==> try-tundra: inputs <==
==> flow/design.v <==
module mdc (clk, rst_n, start, A, B, out, done);
input clk, rst_n, start;
input [7:0] A, B;
output reg [7:0] out;
output reg done;
reg [1:0] state;
reg [7:0] A_aux, B_aux;
localparam IDLE = 2'b00;
localparam SUBTRACT = 2'b01;
localparam FINISHED = 2'b10;
always @(posedge clk or negedge rst_n) begin
    if (!rst_n) begin
        state <= IDLE;
        out <= 0;
        done <= 0;
    end else begin
        done <= 0;
        case (state)
            IDLE: begin
                state <= IDLE;
                if (start) begin
                    state <= SUBTRACT;
                    A_aux <= A;
                    B_aux <= B;
                end
            end
            SUBTRACT: begin
                state <= SUBTRACT;
                if (A_aux > B_aux)
                    A_aux <= A_aux - B_aux;
                else if (B_aux > A_aux)
                    B_aux <= B_aux - A_aux;
                else
                    state <= FINISHED;
            end
            FINISHED: begin
                state <= IDLE;
                done <= 1;
                out <= A_aux;
            end
            default: state <= IDLE;
        endcase
    end
end
endmodule
==> flow/run.sh <==
#!/bin/bash
# the make line also repeats each setting of config.mk as NAME=value (left out here)
make -C /OpenROAD-flow-scripts/flow DESIGN_CONFIG=/design/flow/config.mk WORK_HOME=/design/flow/orfs CLKGATE_MAP_FILE= finish
==> flow/config.mk <==
export PLATFORM = sky130hd
export DESIGN_NAME = mdc
export DESIGN_NICKNAME = mdc
export VERILOG_FILES = /design/flow/design.v
export SDC_FILE = /design/flow/constraint.sdc
export NUM_CORES = 4
export LEC_CHECK = 0
export CAP_MARGIN = 40
export CORE_MARGIN = 2
export CORE_UTILIZATION = 72
export CTS_BUF_LIST = sky130_fd_sc_hd__clkbuf_16
export CTS_CLUSTER_SIZE = 69
export GPL_ROUTABILITY_DRIVEN = 0
export GPL_TIMING_DRIVEN = 1
export PLACE_DENSITY = 0.38
export SETUP_SLACK_MARGIN = 0.29
export SLEW_MARGIN = 20
==> flow/constraint.sdc <==
create_clock -name core_clock -period 3.94 [get_ports {clk}]
set_input_delay 0.7880 -clock core_clock [delete_from_list [all_inputs] [get_ports {clk}]]
set_output_delay 0.7880 -clock core_clock [all_outputs]
set_load 0.01 [all_outputs]
==> try-lagoon: changes against try-tundra <==
==> flow/config.mk (replaced) <==
export PLATFORM = sky130hd
export DESIGN_NAME = mdc
export DESIGN_NICKNAME = mdc
export VERILOG_FILES = /design/flow/design.v
export SDC_FILE = /design/flow/constraint.sdc
export NUM_CORES = 4
export LEC_CHECK = 0
export CAP_MARGIN = 0
export CORE_MARGIN = 2
export CORE_UTILIZATION = 66
export CTS_BUF_LIST = sky130_fd_sc_hd__clkbuf_16
export SLEW_MARGIN = 20
==> flow/constraint.sdc (replaced) <==
create_clock -name core_clock -period 2.2 [get_ports {clk}]
set_input_delay 0.4400 -clock core_clock [delete_from_list [all_inputs] [get_ports {clk}]]
set_output_delay 0.4400 -clock core_clock [all_outputs]
set_load 0.01 [all_outputs]
==> notes <==
try-lagoon stopped in clock tree synthesis (4_1_cts), error DPL-0033. try-tundra produced a clean layout. Synthesized cell count is the same in try-lagoon and try-tundra. In area after synthesis, try-tundra and try-lagoon do not differ. Die size: try-lagoon is higher than try-tundra (8.4%).
==> figures <==
quantity	try-tundra	try-lagoon
Simple-Gate Area Share	14.6%	14.6%
Xor and xnor fraction of the mapped netlist area	0.885%	0.885%
Dpl cell area	0.00226 mm2	0.00244 mm2
Count of placed standard cells including taps	256	275
Count of input and output buffers	27	27
Dominant Register Cell	edfxtp_1	edfxtp_1
Die boundary height	56.4 um	58.8 um
Number of instances in the synthesized netlist	205	205
Initial core utilization	73.7%	70.6%
Result of the run	no timing/DRC/antenna violations	did not finish
Last stage reached	-	clock tree synthesis (4_1_cts)
Core region area	0.00269 mm2	0.00281 mm2
Synth warnings	1	1
Number of nets produced by synthesis	242	242
Worst setup slack after placement	1230 ps	-99.7 ps
Most area-hungry cell type in the Yosys netlist	edfxtp_1	edfxtp_1
Total half-perimeter wirelength after legalization and detailed placement	3.26 mm	4.01 mm
Die span in x	56.4 um	58.8 um
Chip area	0.00318 mm2	0.00345 mm2

==> trial 42: inputs <==
RTL: the design.v shown in full above, as it stands there.
export LEC_CHECK = 0
export CAP_MARGIN = 20
export CORE_MARGIN = 2
export CORE_UTILIZATION = 40
export CTS_BUF_LIST = sky130_fd_sc_hd__clkbuf_16
export CTS_CLUSTER_DIAMETER = 386
export CTS_CLUSTER_SIZE = 100
export SLEW_MARGIN = 20
export TNS_END_PERCENT = 5
create_clock -name core_clock -period 4.0 [get_ports {clk}]
run.sh (not shown) runs the stock make flow with config.mk's settings and CLKGATE_MAP_FILE=.
==> build 20: changes against trial 42 <==
ABC_AREA = 1   (was default)
CORE_UTILIZATION = 69   (was 40)
CTS_CLUSTER_DIAMETER = default   (was 386)
CTS_CLUSTER_SIZE = default   (was 100)
TNS_END_PERCENT = default   (was 5)
==> flow/constraint.sdc (replaced) <==
create_clock -name core_clock -period 2.64 [get_ports {clk}]
set_input_delay 0.5280 -clock core_clock [delete_from_list [all_inputs] [get_ports {clk}]]
set_output_delay 0.5280 -clock core_clock [all_outputs]
set_load 0.01 [all_outputs]
==> trial 89: changes against trial 42 <==
CORE_UTILIZATION = 68   (was 40)
CTS_CLUSTER_DIAMETER = default   (was 386)
CTS_CLUSTER_SIZE = 23   (was 100)
TNS_END_PERCENT = default   (was 5)
==> flow/constraint.sdc (replaced) <==
create_clock -name core_clock -period 2.16 [get_ports {clk}]
set_input_delay 0.4320 -clock core_clock [delete_from_list [all_inputs] [get_ports {clk}]]
set_output_delay 0.4320 -clock core_clock [all_outputs]
set_load 0.01 [all_outputs]
==> run summary <==
impl run done, here's what came out: status=finished clean, Clk power=346 µW, Sum Neg Setup Slack=0 ns, Max Cap Viol=0, yosys simple share=between 20% and 30%, wire length on met3=approximately 370 µm, Cell Chain, Critical Path=inv_1 > ha_1 > fa_1 > inv_1 > nand2_1 > nand2_1 > nand3_1 > nand2_1 > nand2_2 > a21boi_1 > buf_4, CP Launch Point=A_aux[0], DRT Wirelength=approximately 4700 µm, Post-DP HPWL=3410 µm
That was build 20.
==> run summary <==
impl run done, here's what came out: yosys simple share=between 10% and 20%, Max Cap Viol=0, wire length on met3=111 µm, status=finished clean, Clk power=around 280 µW, Post-DP HPWL=around 3300 µm
That was trial 42.
==> run summary <==
yosys + openroad results -> Setup Fix Bufs, Post-CTS=0, Yosys Warn Count=1, Exit stage=global routing, status=stopped before the end, yosys simple share=14.6%, clk root buf=clkbuf_16, Run Error=[ERROR DPL-0038] Utilization greater than 100%, impossible to legalize
That was trial 89.

==> inputs of run X <==
RTL: the design.v shown in full above, as it stands there.
make LEC_CHECK=0 CAP_MARGIN=15 CORE_ASPECT_RATIO=0.59 CORE_MARGIN=4 CORE_UTILIZATION=43 CTS_BUF_LIST=sky130_fd_sc_hd__clkbuf_16 CTS_CLUSTER_DIAMETER=304 GPL_ROUTABILITY_DRIVEN=0 GPL_TIMING_DRIVEN=0 HOLD_SLACK_MARGIN=0.23 PLACE_DENSITY_LB_ADDON=0.14 SLEW_MARGIN=15 TNS_END_PERCENT=40 finish   # period 4.0 ns
==> inputs of run R, as changes to run X <==
CAP_MARGIN = 40   (was 15)
CORE_ASPECT_RATIO = not set   (was 0.59)
CORE_MARGIN = 2   (was 4)
CORE_UTILIZATION = 66   (was 43)
CTS_CLUSTER_DIAMETER = not set   (was 304)
GPL_ROUTABILITY_DRIVEN = not set   (was 0)
GPL_TIMING_DRIVEN = not set   (was 0)
HOLD_SLACK_MARGIN = not set   (was 0.23)
PLACE_DENSITY_LB_ADDON = not set   (was 0.14)
SLEW_MARGIN = 20   (was 15)
TNS_END_PERCENT = not set   (was 40)
==> flow/constraint.sdc (replaced) <==
create_clock -name core_clock -period 2.17 [get_ports {clk}]
set_input_delay 0.4340 -clock core_clock [delete_from_list [all_inputs] [get_ports {clk}]]
set_output_delay 0.4340 -clock core_clock [all_outputs]
set_load 0.01 [all_outputs]
==> inputs of run E, as changes to run X <==
CAP_MARGIN = 20   (was 15)
CORE_ASPECT_RATIO = 0.5   (was 0.59)
CORE_MARGIN = 8   (was 4)
CORE_UTILIZATION = 40   (was 43)
CTS_CLUSTER_DIAMETER = 388   (was 304)
CTS_CLUSTER_SIZE = 100   (was not set)
GPL_ROUTABILITY_DRIVEN = not set   (was 0)
GPL_TIMING_DRIVEN = not set   (was 0)
HOLD_SLACK_MARGIN = not set   (was 0.23)
PLACE_DENSITY_LB_ADDON = not set   (was 0.14)
SLEW_MARGIN = 20   (was 15)
TNS_END_PERCENT = 10   (was 40)
==> reports/metrics.csv <==
stage;metric;value;unit
route;vias_per_cell;5.20;
clock_network;cts_resized;0;
outcome;status;no timing/DRC/antenna violations;
pwr;clockPowerShare;13.4;%
route;num_vias;1555;
# the run above: run E

==> reports/metrics.csv <==
stage;metric;value;unit
outcome;stop_stage;clock tree synthesis;
logic_synthesis;edf_count;16;
outcome;status;did not finish;
logic_synthesis;synthAdderAreaFrac;12.1;%
outcome;tool.error;[ERROR DPL-0033] detailed placement checks failed during check placement.;
logic_synthesis;ys_area;1980;um2
die;core_area;2810;um2
# the run above: run R

==> reports/metrics.csv <==
stage;metric;value;unit
outcome;status;no timing/DRC/antenna violations;
logic_synthesis;ys_sh_aoi;20.2;%
clock_network;cts_resized;0;
sta;fin_tns_setup;0;ns
route;vias_per_cell;5.39;
route;num_vias;1602;
placement;place_area;2340;um2
# the run above: run X


==> v28 <==
// mdc: RTL as listed in full above, without the edits since
make LEC_CHECK=0 ABC_AREA=1 CAP_MARGIN=20 CORE_ASPECT_RATIO=1.32 CORE_MARGIN=2 CORE_UTILIZATION=69 CTS_BUF_LIST=sky130_fd_sc_hd__clkbuf_16 SETUP_SLACK_MARGIN=-0.12 SLEW_MARGIN=20 finish   # period 2.17 ns
==> inputs of v18, as changes to v28 <==
ABC_AREA = unset   (was 1)
CAP_MARGIN = 40   (was 20)
CORE_ASPECT_RATIO = unset   (was 1.32)
CORE_UTILIZATION = 68   (was 69)
SETUP_SLACK_MARGIN = unset   (was -0.12)
==> flow/constraint.sdc (replaced) <==
create_clock -name core_clock -period 2.16 [get_ports {clk}]
set_input_delay 0.4320 -clock core_clock [delete_from_list [all_inputs] [get_ports {clk}]]
set_output_delay 0.4320 -clock core_clock [all_outputs]
set_load 0.01 [all_outputs]
==> results <==
In v18 the die size is larger than in v28, by 5.8%. Between v18 and v28, the lower synthesized cell count is in v18 (gap 17%, measured against v28). Between v18 and v28, the lower area after synthesis is in v28 (gap about 5%, measured against v28). v18 stopped in global routing on DPL-0038. v28 produced a layout that fails on setup timing.
==> figures <==
                                                                                v28                        v18
Cell total in the yosys stat output                                             246                        205
Total nets after synthesis                                                      283                        242
Die Footprint                                                          0.00317 mm^2               0.00336 mm^2
Outcome                                                    finished with violations  aborted with a tool error
Failing step                                                                      -             global routing
Reasons for failing layout checks                                      setup timing                          -
Most used standard cell by instance count after synthesis  sky130_fd_sc_hd__nand2_1     sky130_fd_sc_hd__inv_1
Standard cell area after detailed placement                            0.00223 mm^2               0.00248 mm^2
Post-Synthesis Cell Area                                               0.00189 mm^2               0.00198 mm^2
Simple-gate area share of the yosys netlist                                   27.0%                      14.6%
Mux contribution to synthesized area                                             0%                      5.69%
DP Cell Count                                                                   308                        279
Number of gates resized after cts                                                 0                         14
Post-Place Setup Slack                                                      1.25 ps                    -101 ps
Row cnt                                                                          21                         19
Chip area line of the yosys report                                     0.00189 mm^2               0.00198 mm^2
Die span in x                                                               49.5 um                    58.0 um

==> inputs of job 1085 <==
Starts from the design.v that is shown in full above.
clock: 1.99 ns
lec_check: 0
abc_area: 1
cap_margin: 0
core_margin: 2
core_utilization: 72
cts_buf_list: sky130_fd_sc_hd__clkbuf_16
cts_cluster_size: 89
gpl_timing_driven: 1
hold_slack_margin: 0.29
place_density: 0.35
setup_slack_margin: -0.13
slew_margin: 20
==> inputs of job 7527, as changes to job 1085 <==
Settings changed: ABC_AREA 1 to unset, CAP_MARGIN 0 to 40, CORE_UTILIZATION 72 to 68, CTS_CLUSTER_SIZE 89 to unset, GPL_TIMING_DRIVEN 1 to unset, HOLD_SLACK_MARGIN 0.29 to unset, PLACE_DENSITY 0.35 to unset, SETUP_SLACK_MARGIN -0.13 to unset.
==> flow/constraint.sdc (replaced) <==
create_clock -name core_clock -period 2.21 [get_ports {clk}]
set_input_delay 0.4420 -clock core_clock [delete_from_list [all_inputs] [get_ports {clk}]]
set_output_delay 0.4420 -clock core_clock [all_outputs]
set_load 0.01 [all_outputs]
==> qor summary <==
Status: job 7527 stopped before the end; job 1085 stopped before the end
Failing step: job 7527 global routing (5_1_grt); job 1085 clock tree synthesis (4_1_cts)
Count leader, synth: job 7527 sky130_fd_sc_hd__inv_1; job 1085 sky130_fd_sc_hd__nand2_1
Area after DPL: job 7527 0.00245 sq mm; job 1085 0.00229 sq mm
Pre-CTS setup slack: job 7527 -0.124 ns; job 1085 -0.266 ns
Post-placement cell count: job 7527 277; job 1085 313
Syn_nets: job 7527 242; job 1085 283
Post-synth design cell area: job 7527 0.00198 sq mm; job 1085 0.00189 sq mm
Floorplan die width: job 7527 58.0 um; job 1085 55.2 um
Yosys cell types: job 7527 38; job 1085 20
Floorplan utilization: job 7527 71.8%; job 1085 76.2%
Fraction of the mapped netlist area in simple logic gates: job 7527 14.6%; job 1085 27.0%
Overall die area: job 7527 0.00336 sq mm; job 1085 0.00305 sq mm
Ys cells: job 7527 205; job 1085 246
Area fraction in xor and xnor cells: job 7527 0.885%; job 1085 1.86%
Proportion of synthesized chip area in sequential cells: job 7527 39.5%; job 1085 41.4%
Fraction of the mapped netlist area in adder cells: job 7527 12.1%; job 1085 12.7%
Core region area: job 7527 0.00276 sq mm; job 1085 0.00248 sq mm
Syn_area_per_cell: job 7527 9.66 sq um; job 1085 7.68 sq um
Row cnt: job 7527 19; job 1085 18
Instance tally after logic synthesis: job 7527 205; job 1085 246

==> trial 14 <==
// mdc: RTL as listed in full above, without the edits since
clock: 4.87 ns
lec_check: 0
cap_margin: 5
core_aspect_ratio: 0.5
core_margin: 10
core_utilization: 56
cts_buf_list: sky130_fd_sc_hd__clkbuf_16
cts_cluster_diameter: 214
cts_cluster_size: 89
gpl_timing_driven: 1
place_density: 0.86
slew_margin: 20
tns_end_percent: 5
==> trial 55 (differences from trial 14) <==
Settings changed: CAP_MARGIN 5 to 40, CORE_ASPECT_RATIO 0.5 to default, CORE_MARGIN 10 to 2, CORE_UTILIZATION 56 to 72, CTS_CLUSTER_DIAMETER 214 to default, PLACE_DENSITY 0.86 to default, SETUP_SLACK_MARGIN from default to 1.05, TNS_END_PERCENT 5 to default.
==> flow/constraint.sdc (replaced) <==
create_clock -name core_clock -period 3.94 [get_ports {clk}]
set_input_delay 0.7880 -clock core_clock [delete_from_list [all_inputs] [get_ports {clk}]]
set_output_delay 0.7880 -clock core_clock [all_outputs]
set_load 0.01 [all_outputs]
==> build 69 (differences from trial 14) <==
Settings changed: ABC_AREA from default to 1, CAP_MARGIN 5 to 40, CORE_ASPECT_RATIO 0.5 to default, CORE_MARGIN 10 to 2, CORE_UTILIZATION 56 to 68, CTS_CLUSTER_DIAMETER 214 to default, HOLD_SLACK_MARGIN from default to 0.29, PLACE_DENSITY 0.86 to default, SETUP_SLACK_MARGIN from default to -0.13, TNS_END_PERCENT 5 to default.
==> flow/constraint.sdc (replaced) <==
create_clock -name core_clock -period 1.89 [get_ports {clk}]
set_input_delay 0.3780 -clock core_clock [delete_from_list [all_inputs] [get_ports {clk}]]
set_output_delay 0.3780 -clock core_clock [all_outputs]
set_load 0.01 [all_outputs]
==> results <==
Trial 55 ran to the end with no violations. Trial 14 ran to the end with no violations. Build 69 finished but fails on negative setup slack. Against trial 14, the synthesized area of build 69 is smaller by about 4.6%. Global-route usage, lowest first: trial 14, trial 55, build 69. The lowest die size belongs to trial 55, the highest to trial 14. Via count, lowest first: trial 14, trial 55, build 69. First-iteration DRC count, lowest first: trial 14, trial 55, build 69.
==> figures <==
item                                                                                    trial 14                  build 69        trial 55
Run status                                                                        finished clean  finished with violations  finished clean
Reasons for failing layout checks                                                              -      negative setup slack               -
Cell area reported after detailed placement                                             2270 um2                  2360 um2        2260 um2
Multi-input gates                                                                            144                       168             144
Distinct cell type count after synthesis                                                      38                        20              38
Sequential group share of total power                                                      31.1%                     25.2%           29.2%
Top cell area share                                                                        24.3%                     25.4%           24.3%
Clk ins delay skew pair                                                                   260 ps                    270 ps          270 ps
Seq/Total Area, Yosys                                                                      39.5%                     41.4%           39.5%
Clock input transition at the sequential cells of the worst setup and hold paths           70 ps                     80 ps           80 ps
Max Clk Rate                                                                           0.342 GHz                 0.444 GHz       0.368 GHz
Fraction of the mapped netlist area in simple logic gates                                  14.6%                     27.0%           14.6%
Count of cell instances traversed by the critical path                                         7                         9               7
No activity file was given, so power comes from the tool's default toggle rates.
